Setup of the previous run:
Design OQ1_Stopwatch, start of the top module:
module OQ1_Stopwatch(AN, Seg, Dot, CLK, Start, RESET);  
	output [3:0] AN;
	output [6:0] Seg;
	output Dot;
	input CLK, Start, RESET;
	parameter R = 2'b00;
    parameter W = 2'b01;
    parameter C = 2'b10;	
	reg  [11:0] divider_ds;
	reg  [5:0]  divider_ms;
	reg  [6:0]  Seg_Temp;
	reg  [3:0]  D3,D2,D1,D0,D_Temp,AN_Temp;
	reg  [1:0]  state,n_state;
	reg         dp;
	wire        RTC_ds,RTC_ms;
	always @(posedge CLK or posedge RESET) begin
	  if(RESET) divider_ms <= 0;
	  else if(divider_ms==32) divider_ms <= 0;
      else divider_ms <= divider_ms + 1;
    end
    assign RTC_ms = ((divider_ms == 32)?1'b1:1'b0);
	always @(posedge CLK or posedge RESET) begin
      if(RESET) divider_ds <= 0;
      else if(divider_ds==3276) divider_ds <= 0;
      else if(state==C) divider_ds <= divider_ds + 1;
    end
    assign RTC_ds = ((divider_ds == 3276)?1'b1:1'b0);
	always@(posedge CLK or posedge RESET) begin
      if(RESET) begin
        state <= R;
        D3 <= 0;
        D2 <= 0;
        D1 <= 0;
        D0 <= 0;
      end else begin
        state <= n_state;
        if(RTC_ds) begin
          if(D0 == 9) begin
            D0 <= 0;
            if(D1 == 9) begin
              D1 <= 0;
              if(D2 == 9) begin
                D2 <= 0;
                if(D3 == 9) begin
                  D3 <= 0;                  
                end else begin
                  D3 <= D3 + 1;
                end                    
              end else begin
                D2 <= D2 + 1;
              end      
            end else begin
              D1 <= D1 + 1;
            end
          end else begin
            D0 <= D0 + 1;
          end
        end      
      end
    end
    always@(*) begin
      case (state)
        R : if(RESET) n_state = R;
            else if(Start && !RESET) n_state = C;
            else n_state = W;
        W : if(RESET) n_state = R;
            else if(Start && !RESET) n_state = C;
            else n_state = W;
        C : if(RESET) n_state = R;
            else n_state = C;        
        default : n_state = R;
      endcase
    end
    always@(posedge CLK or posedge RESET) begin
      if(RESET) begin
        D_Temp  <= 4'b0000;
        AN_Temp <= 4'b1110;
  ...
For scale: about 370 cells after synthesis, about 44 flip-flops, ~15 I/O pins, roughly 0.0027 mm^2 of cells after synthesis.
==> flow/config.mk <==
export PLATFORM = sky130hd
export DESIGN_NAME = OQ1_Stopwatch
export DESIGN_NICKNAME = OQ1_Stopwatch
export VERILOG_FILES = /design/flow/design.v
export SDC_FILE = /design/flow/constraint.sdc
export NUM_CORES = 4
export LEC_CHECK = 0
export ABC_AREA = 1
export CAP_MARGIN = 20
export CORE_ASPECT_RATIO = 0.5
export CORE_MARGIN = 2
export CORE_UTILIZATION = 72
export CTS_CLUSTER_DIAMETER = 389
export CTS_CLUSTER_SIZE = 94
export PLACE_DENSITY = 0.43
export SLEW_MARGIN = 20
==> flow/constraint.sdc <==
create_clock -name core_clock -period 5.34 [get_ports {CLK}]
set_input_delay 1.0680 -clock core_clock [delete_from_list [all_inputs] [get_ports {CLK}]]
set_output_delay 1.0680 -clock core_clock [all_outputs]
set_load 0.01 [all_outputs]
run.sh (not shown) runs the stock make flow with config.mk's settings and CLKGATE_MAP_FILE=.
Input-level comparison between the current run and the previous run:
- PLACE_DENSITY no longer set, was 0.43
- PLACE_DENSITY_LB_ADDON now 0.0, previously not set
- SETUP_SLACK_MARGIN now 0.51, previously not set
- CORE_ASPECT_RATIO no longer set, was 0.5
- CTS_CLUSTER_DIAMETER now 109, was 389
- CTS_CLUSTER_SIZE no longer set, was 94
- the clock period (ns, I/O delays scaled along) now 2.21, was 5.34
- Looking only at via count normalized by instance count, and setting everything else aside, the lower value of the current run and the previous run goes to the previous run.
- D_Temp[0] as the critical path startpoint was reported by the current run, and D_Temp[1] by the previous run.
- In the current run the utilization turned out 0.93 points higher than in the previous run.
- On share of total power in sequential cells: the current run sits below the previous run.

========
The RTL this note starts from:
==> flow/design.v <==
module OQ1_Stopwatch(AN, Seg, Dot, CLK, Start, RESET);  
	output [3:0] AN;
	output [6:0] Seg;
	output Dot;
	input CLK, Start, RESET;
	parameter R = 2'b00;
    parameter W = 2'b01;
    parameter C = 2'b10;	
	reg  [11:0] divider_ds;
	reg  [5:0]  divider_ms;
	reg  [6:0]  Seg_Temp;
	reg  [3:0]  D3,D2,D1,D0,D_Temp,AN_Temp;
	reg  [1:0]  state,n_state;
	reg         dp;
	wire        RTC_ds,RTC_ms;
	always @(posedge CLK or posedge RESET) begin
	  if(RESET) divider_ms <= 0;
	  else if(divider_ms==32) divider_ms <= 0;
      else divider_ms <= divider_ms + 1;
    end
    assign RTC_ms = ((divider_ms == 32)?1'b1:1'b0);
	always @(posedge CLK or posedge RESET) begin
      if(RESET) divider_ds <= 0;
      else if(divider_ds==3276) divider_ds <= 0;
      else if(state==C) divider_ds <= divider_ds + 1;
    end
    assign RTC_ds = ((divider_ds == 3276)?1'b1:1'b0);
	always@(posedge CLK or posedge RESET) begin
      if(RESET) begin
        state <= R;
        D3 <= 0;
        D2 <= 0;
        D1 <= 0;
        D0 <= 0;
      end else begin
        state <= n_state;
        if(RTC_ds) begin
          if(D0 == 9) begin
            D0 <= 0;
            if(D1 == 9) begin
              D1 <= 0;
              if(D2 == 9) begin
                D2 <= 0;
                if(D3 == 9) begin
                  D3 <= 0;                  
                end else begin
                  D3 <= D3 + 1;
                end                    
              end else begin
                D2 <= D2 + 1;
              end      
            end else begin
              D1 <= D1 + 1;
            end
          end else begin
            D0 <= D0 + 1;
          end
        end      
      end
    end
    always@(*) begin
      case (state)
        R : if(RESET) n_state = R;
            else if(Start && !RESET) n_state = C;
            else n_state = W;
        W : if(RESET) n_state = R;
            else if(Start && !RESET) n_state = C;
            else n_state = W;
        C : if(RESET) n_state = R;
            else n_state = C;        
        default : n_state = R;
      endcase
    end
    always@(posedge CLK or posedge RESET) begin
      if(RESET) begin
        D_Temp  <= 4'b0000;
        AN_Temp <= 4'b1110;
        dp      <= 1'b0;
      end else if(RTC_ms) begin
      case(AN_Temp)
        4'b0111 : begin
                    D_Temp <= D0;
                    AN_Temp <= 4'b1110;
                    dp <= 1;
                  end
        4'b1110 : begin
                    D_Temp <= D1;
                    AN_Temp <= 4'b1101;
                    dp <= 0;
                  end
        4'b1101 : begin
                    D_Temp <= D2;
                    AN_Temp <= 4'b1011;
                    dp <= 1;
                  end
        4'b1011 : begin
                    D_Temp <= D3;
                    AN_Temp <= 4'b0111;
                    dp <= 1;
                  end
      endcase
      end
    end    
    always @(*) begin
        case(D_Temp)
          0 : Seg_Temp=7'b1000000; 
          1 : Seg_Temp=7'b1111001; 
          2 : Seg_Temp=7'b0100100; 
          3 : Seg_Temp=7'b0110000; 
          4 : Seg_Temp=7'b0011001; 
          5 : Seg_Temp=7'b0010010; 
          6 : Seg_Temp=7'b0000010; 
          7 : Seg_Temp=7'b1111000; 
          8 : Seg_Temp=7'b0000000; 
          9 : Seg_Temp=7'b0011000; 
          default : Seg_Temp=7'b0111111; 
      endcase
    end
    assign Seg = Seg_Temp;
    assign AN = AN_Temp;
    assign Dot = dp;
endmodule
Settings: LEC_CHECK=0, ABC_AREA=1, CAP_MARGIN=0, CORE_ASPECT_RATIO=1.71, CORE_MARGIN=2, CORE_UTILIZATION=55, CTS_CLUSTER_SIZE=26, GPL_TIMING_DRIVEN=1, HOLD_SLACK_MARGIN=0.15, MAX_ROUTING_LAYER=met4, MIN_ROUTING_LAYER=met1, SETUP_SLACK_MARGIN=0.46, SLEW_MARGIN=25, TNS_END_PERCENT=20; clock period 3.04 ns.
Rerun with:
Settings changed: ABC_AREA 1 to default, CAP_MARGIN 0 to 20, CORE_ASPECT_RATIO 1.71 to default, CORE_UTILIZATION 55 to 66, CTS_CLUSTER_SIZE 26 to default, GPL_TIMING_DRIVEN 1 to default, HOLD_SLACK_MARGIN 0.15 to default, MAX_ROUTING_LAYER met4 to default, MIN_ROUTING_LAYER met1 to default, SETUP_SLACK_MARGIN 0.46 to 1.78, SLEW_MARGIN 25 to 20, TNS_END_PERCENT 20 to default.
Clock period 3.04 ns to 6.19 ns, I/O delays scaled along.
Result: The changed run passed the timing, design-rule and antenna checks; wire length shrinks by 9.9%; sequential share of layout area came out higher by 2.3 points; die area went down by 21%.

========
// OQ1_Stopwatch: RTL as listed in full above, without the edits since
export LEC_CHECK = 0
export CAP_MARGIN = 5
export CORE_MARGIN = 2
export CORE_UTILIZATION = 69
export CTS_CLUSTER_DIAMETER = 380
export CTS_CLUSTER_SIZE = 57
export PLACE_DENSITY_LB_ADDON = 0.14
export SETUP_SLACK_MARGIN = 1.54
export SLEW_MARGIN = 20
export TNS_END_PERCENT = 5
create_clock -name core_clock -period 5.49 [get_ports {CLK}]
The first run passed the timing, design-rule and antenna checks.
Edit:
- ABC_AREA: not set -> 1
- CAP_MARGIN: 5 -> 20
- CORE_UTILIZATION: 69 -> 72
- CTS_CLUSTER_DIAMETER: 380 -> not set
- CTS_CLUSTER_SIZE: 57 -> 100
- PLACE_DENSITY_LB_ADDON: 0.14 -> not set
- SETUP_SLACK_MARGIN: 1.54 -> not set
- clock period: 5.49 -> 2.37 ns (I/O delays scaled with it)
After rerunning: The changed run completed without violations. Non-clock buffer count increases by 2. Flip-flop count does not change. Core utilization goes up by 6.1 points. Design area climbs by 8.6%. Final cell count is higher by 35%. Worst setup slack is worse by 2.4 ns. Synthesized area climbs by 5.9%. Sequential power went up by 130%. Total power came out higher to 2.6 times its value.
Edit:
- CTS_CLUSTER_SIZE: 100 -> not set
- PLACE_DENSITY_LB_ADDON: not set -> 0.0
- TNS_END_PERCENT: 5 -> not set
- clock period: 2.37 -> 2.21 ns (I/O delays scaled with it)
Result: The changed run completed with no timing, DRC or antenna violations; design area fell by a few percent; count of clock-buffer cells in the layout grows by 1; global-route usage rose by 0.13 points.
Edit:
- ABC_AREA: 1 -> not set
- CORE_UTILIZATION: 72 -> 40
- PLACE_DENSITY_LB_ADDON: 0.0 -> not set
- clock period: 2.21 -> 10.0 ns (I/O delays scaled with it)
The changed run finished clean.
Utilization shrinks by 38 points.
Global-route usage is lower by 15 points.
Wire length falls by about 20%.
Sequential share of layout area rose by 2.3 points.
Setup slack gains 6.0 ns.
Edit:
- ABC_AREA: not set -> 1
- CELL_PAD_IN_SITES_GLOBAL_PLACEMENT: not set -> 2
- CTS_CLUSTER_DIAMETER: not set -> 169
- GPL_ROUTABILITY_DRIVEN: not set -> 0
- GPL_TIMING_DRIVEN: not set -> 0
- MAX_ROUTING_LAYER: not set -> met4
- PLACE_DENSITY_LB_ADDON: not set -> 0.16
- TNS_END_PERCENT: not set -> 5
=>
- The changed run finished with timing, DRC and antenna clean
- final area climbs by 8.6%
- worst setup slack loses 0.034 ns
- combinational power climbs by 50%
- power climbs by 4.7%

========
// OQ1_Stopwatch: RTL as listed in full above, without the edits since
export LEC_CHECK = 0
export ABC_AREA = 1
export CAP_MARGIN = 0
export CELL_PAD_IN_SITES_GLOBAL_PLACEMENT = 2
export CORE_ASPECT_RATIO = 1.71
export CORE_MARGIN = 2
export CORE_UTILIZATION = 55
export CTS_CLUSTER_SIZE = 26
export GPL_TIMING_DRIVEN = 0
export HOLD_SLACK_MARGIN = 0.15
export MAX_ROUTING_LAYER = met4
export MIN_ROUTING_LAYER = met2
export SETUP_SLACK_MARGIN = 0.46
export SLEW_MARGIN = 25
export TNS_END_PERCENT = 20
create_clock -name core_clock -period 3.04 [get_ports {CLK}]
The starting point did not get past global placement without I/O.
Rerun with:
==> flow/config.mk (replaced) <==
export PLATFORM = sky130hd
export DESIGN_NAME = OQ1_Stopwatch
export DESIGN_NICKNAME = OQ1_Stopwatch
export VERILOG_FILES = /design/flow/design.v
export SDC_FILE = /design/flow/constraint.sdc
export NUM_CORES = 4
export LEC_CHECK = 0
export CAP_MARGIN = 20
export CORE_MARGIN = 2
export CORE_UTILIZATION = 40
export SETUP_SLACK_MARGIN = -0.35
export SLEW_MARGIN = 20
==> flow/constraint.sdc (replaced) <==
create_clock -name core_clock -period 3.94 [get_ports {CLK}]
set_input_delay 0.7880 -clock core_clock [delete_from_list [all_inputs] [get_ports {CLK}]]
set_output_delay 0.7880 -clock core_clock [all_outputs]
set_load 0.01 [all_outputs]
Result:
- The new run completed with no timing, DRC or antenna violations
- synthesized area went down by 5.6%
- synthesized cell count drops by 28%
- die area grows by 28%
Rerun with:
--- a/flow/config.mk
+++ b/flow/config.mk
@@ -9,4 +9,5 @@
 export CORE_MARGIN = 2
-export CORE_UTILIZATION = 40
-export SETUP_SLACK_MARGIN = -0.35
+export CORE_UTILIZATION = 58
+export CTS_CLUSTER_SIZE = 57
+export SETUP_SLACK_MARGIN = 1.54
 export SLEW_MARGIN = 20
==> flow/constraint.sdc (replaced) <==
create_clock -name core_clock -period 5.49 [get_ports {CLK}]
set_input_delay 1.0980 -clock core_clock [delete_from_list [all_inputs] [get_ports {CLK}]]
set_output_delay 1.0980 -clock core_clock [all_outputs]
set_load 0.01 [all_outputs]
What happened: Wire length decreases slightly. Die size decreases by a quarter to a third. Cell area increases slightly.
Rerun with:
--- a/flow/config.mk
+++ b/flow/config.mk
@@ -9,5 +9,7 @@
 export CORE_MARGIN = 2
-export CORE_UTILIZATION = 58
+export CORE_UTILIZATION = 62
 export CTS_CLUSTER_SIZE = 57
+export PLACE_DENSITY_LB_ADDON = 0.0
 export SETUP_SLACK_MARGIN = 1.54
 export SLEW_MARGIN = 20
+export TNS_END_PERCENT = 5
The new run ran to the end with no violations.
Register-to-register slack loses 0.05 ns.
Global-route usage is higher by 3.3 points.
Routed wire length is higher by a few percent.
Via count climbs by a few percent.
Clock skew hardly moves.
Hold slack stays flat.

========
// OQ1_Stopwatch: RTL as listed in full above, without the edits since
Settings: LEC_CHECK=0, CAP_MARGIN=20, CELL_PAD_IN_SITES_DETAIL_PLACEMENT=0, CELL_PAD_IN_SITES_GLOBAL_PLACEMENT=2, CORE_ASPECT_RATIO=0.74, CORE_MARGIN=3, CORE_UTILIZATION=62, MIN_ROUTING_LAYER=met2, PLACE_DENSITY_LB_ADDON=0.24, SETUP_SLACK_MARGIN=-0.09, SLEW_MARGIN=0; clock period 4.52 ns.
The first run did not get past 3_1_place_gp_skip_io with FLW-0024.
Next try:
- CELL_PAD_IN_SITES_DETAIL_PLACEMENT: 0 -> not set
- CELL_PAD_IN_SITES_GLOBAL_PLACEMENT: 2 -> not set
- CORE_ASPECT_RATIO: 0.74 -> not set
- CORE_MARGIN: 3 -> 2
- CORE_UTILIZATION: 62 -> 40
- MIN_ROUTING_LAYER: met2 -> not set
- PLACE_DENSITY_LB_ADDON: 0.24 -> not set
- SETUP_SLACK_MARGIN: -0.09 -> not set
- SLEW_MARGIN: 0 -> 20
- clock period: 4.52 -> 3.94 ns (I/O delays scaled with it)
Outcome:
- The new run ran to the end with no violations
- die area is higher by 43%
- area after synthesis stays the same
- synthesized cell count stays the same
Next try:
- ABC_AREA: not set -> 1
- CORE_UTILIZATION: 40 -> 72
- CTS_CLUSTER_SIZE: not set -> 99
- TNS_END_PERCENT: not set -> 5
- clock period: 3.94 -> 2.37 ns (I/O delays scaled with it)
Hold slack improves by 0.019 ns; sequential power rises by 65%; utilization climbs by 39 points; sequential share of layout area drops by 2.9 points; cell area rose by 8.2%; global-route usage is higher by 15 points; power rose by 100%; setup slack degrades by 1.1 ns; routed wire length goes up by 19%.

========
== run 1 ==
Starts from the design.v that is shown in full above.
Settings: LEC_CHECK=0, ABC_AREA=0, CAP_MARGIN=15, CELL_PAD_IN_SITES_DETAIL_PLACEMENT=2, CELL_PAD_IN_SITES_GLOBAL_PLACEMENT=3, CORE_ASPECT_RATIO=0.8, CORE_MARGIN=8, CORE_UTILIZATION=27, CTS_CLUSTER_SIZE=97, GPL_ROUTABILITY_DRIVEN=0, GPL_TIMING_DRIVEN=0, HOLD_SLACK_MARGIN=-0.01, MAX_ROUTING_LAYER=met4, SLEW_MARGIN=20, TNS_END_PERCENT=60; clock period 10.0 ns.
Relative to run 1, the following input files were edited for run 2:
Settings: MAX_ROUTING_LAYER removed (was met4); CELL_PAD_IN_SITES_DETAIL_PLACEMENT changed from 2 to 1; CORE_UTILIZATION changed from 27 to 40; GPL_ROUTABILITY_DRIVEN removed (was 0); CORE_ASPECT_RATIO removed (was 0.8); ABC_AREA changed from 0 to 1; CELL_PAD_IN_SITES_GLOBAL_PLACEMENT removed (was 3); CORE_MARGIN changed from 8 to 2; CAP_MARGIN changed from 15 to 5.
Results
Run 2 vs run 1, core footprint went down by about 30%. Quantity of hold-fixing buffers added after cts: run 1 vs run 2 identical. Compared with run 1, run 2 shows a number of vias in the routed layout that is 21% higher. Re total number of H-tree levels: no difference whatsoever between run 1 and run 2. On setup slack at placement, the higher figure sits with run 2, not run 1.
[inputs] run 3 vs run 2
Settings: TNS_END_PERCENT removed (was 60); HOLD_SLACK_MARGIN removed (was -0.01); CAP_MARGIN changed from 5 to 20; CELL_PAD_IN_SITES_DETAIL_PLACEMENT removed (was 1); SETUP_SLACK_MARGIN newly set to 2.38; CTS_CLUSTER_SIZE removed (was 97); ABC_AREA removed (was 1); CORE_ASPECT_RATIO newly set to 0.5; CORE_UTILIZATION changed from 40 to 70; GPL_TIMING_DRIVEN removed (was 0).
Results
Delta(wire length on met2, run 3 - run 2) < 0. Diff run 2 -> run 3: setup slack moved down; post-synthesis instance area lost 5.6%; fraction of area in clock buffers and inverters did not really move. Compared with run 2, run 3 shows minimum clock period higher by 0.028 ns. Run 2 → run 3: final worst hold slack rose by 0.015 ns; non-clock buffer count decreased by 3 relative to the old numbers. Of run 3 and run 2, the lower total routing resource utilization after global routing belongs to run 2.
Setup changes, run 3 to run 4
Settings: CORE_ASPECT_RATIO: 0.5 -> 0.56; TNS_END_PERCENT: unset -> 5; GPL_TIMING_DRIVEN: unset -> 1; MAX_ROUTING_LAYER: unset -> met4; SETUP_SLACK_MARGIN: 2.38 -> unset; CTS_CLUSTER_DIAMETER: unset -> 284; GPL_ROUTABILITY_DRIVEN: unset -> 1; ABC_AREA: unset -> 0; CELL_PAD_IN_SITES_GLOBAL_PLACEMENT: unset -> 2; CORE_UTILIZATION: 70 -> 40.
### Flow results
Looking at the reports, run 4 completed the entire flow and the layout it produced met the timing, design-rule and antenna checks.
Compared with run 3, in run 4 portion of total power attributed to the clock network went up; sequential power did not really move; actual slew at the worst max-slew pin went up; combinational share of power went down; number of vias after detailed routing went down.
Run 4 vs run 3, instance count: run 4 higher
Capture point of the worst path = Seg[4]: run 4; capture point of the worst path = Seg[3]: run 3
Run 4: worst setup slack is 0.0036 ns lower than what run 3 reported.
Of run 4 and run 3, run 3 shows the lower total routed wirelength, with run 4 above it.
Power figures rest on the tool's default switching activity, not on a simulated workload.
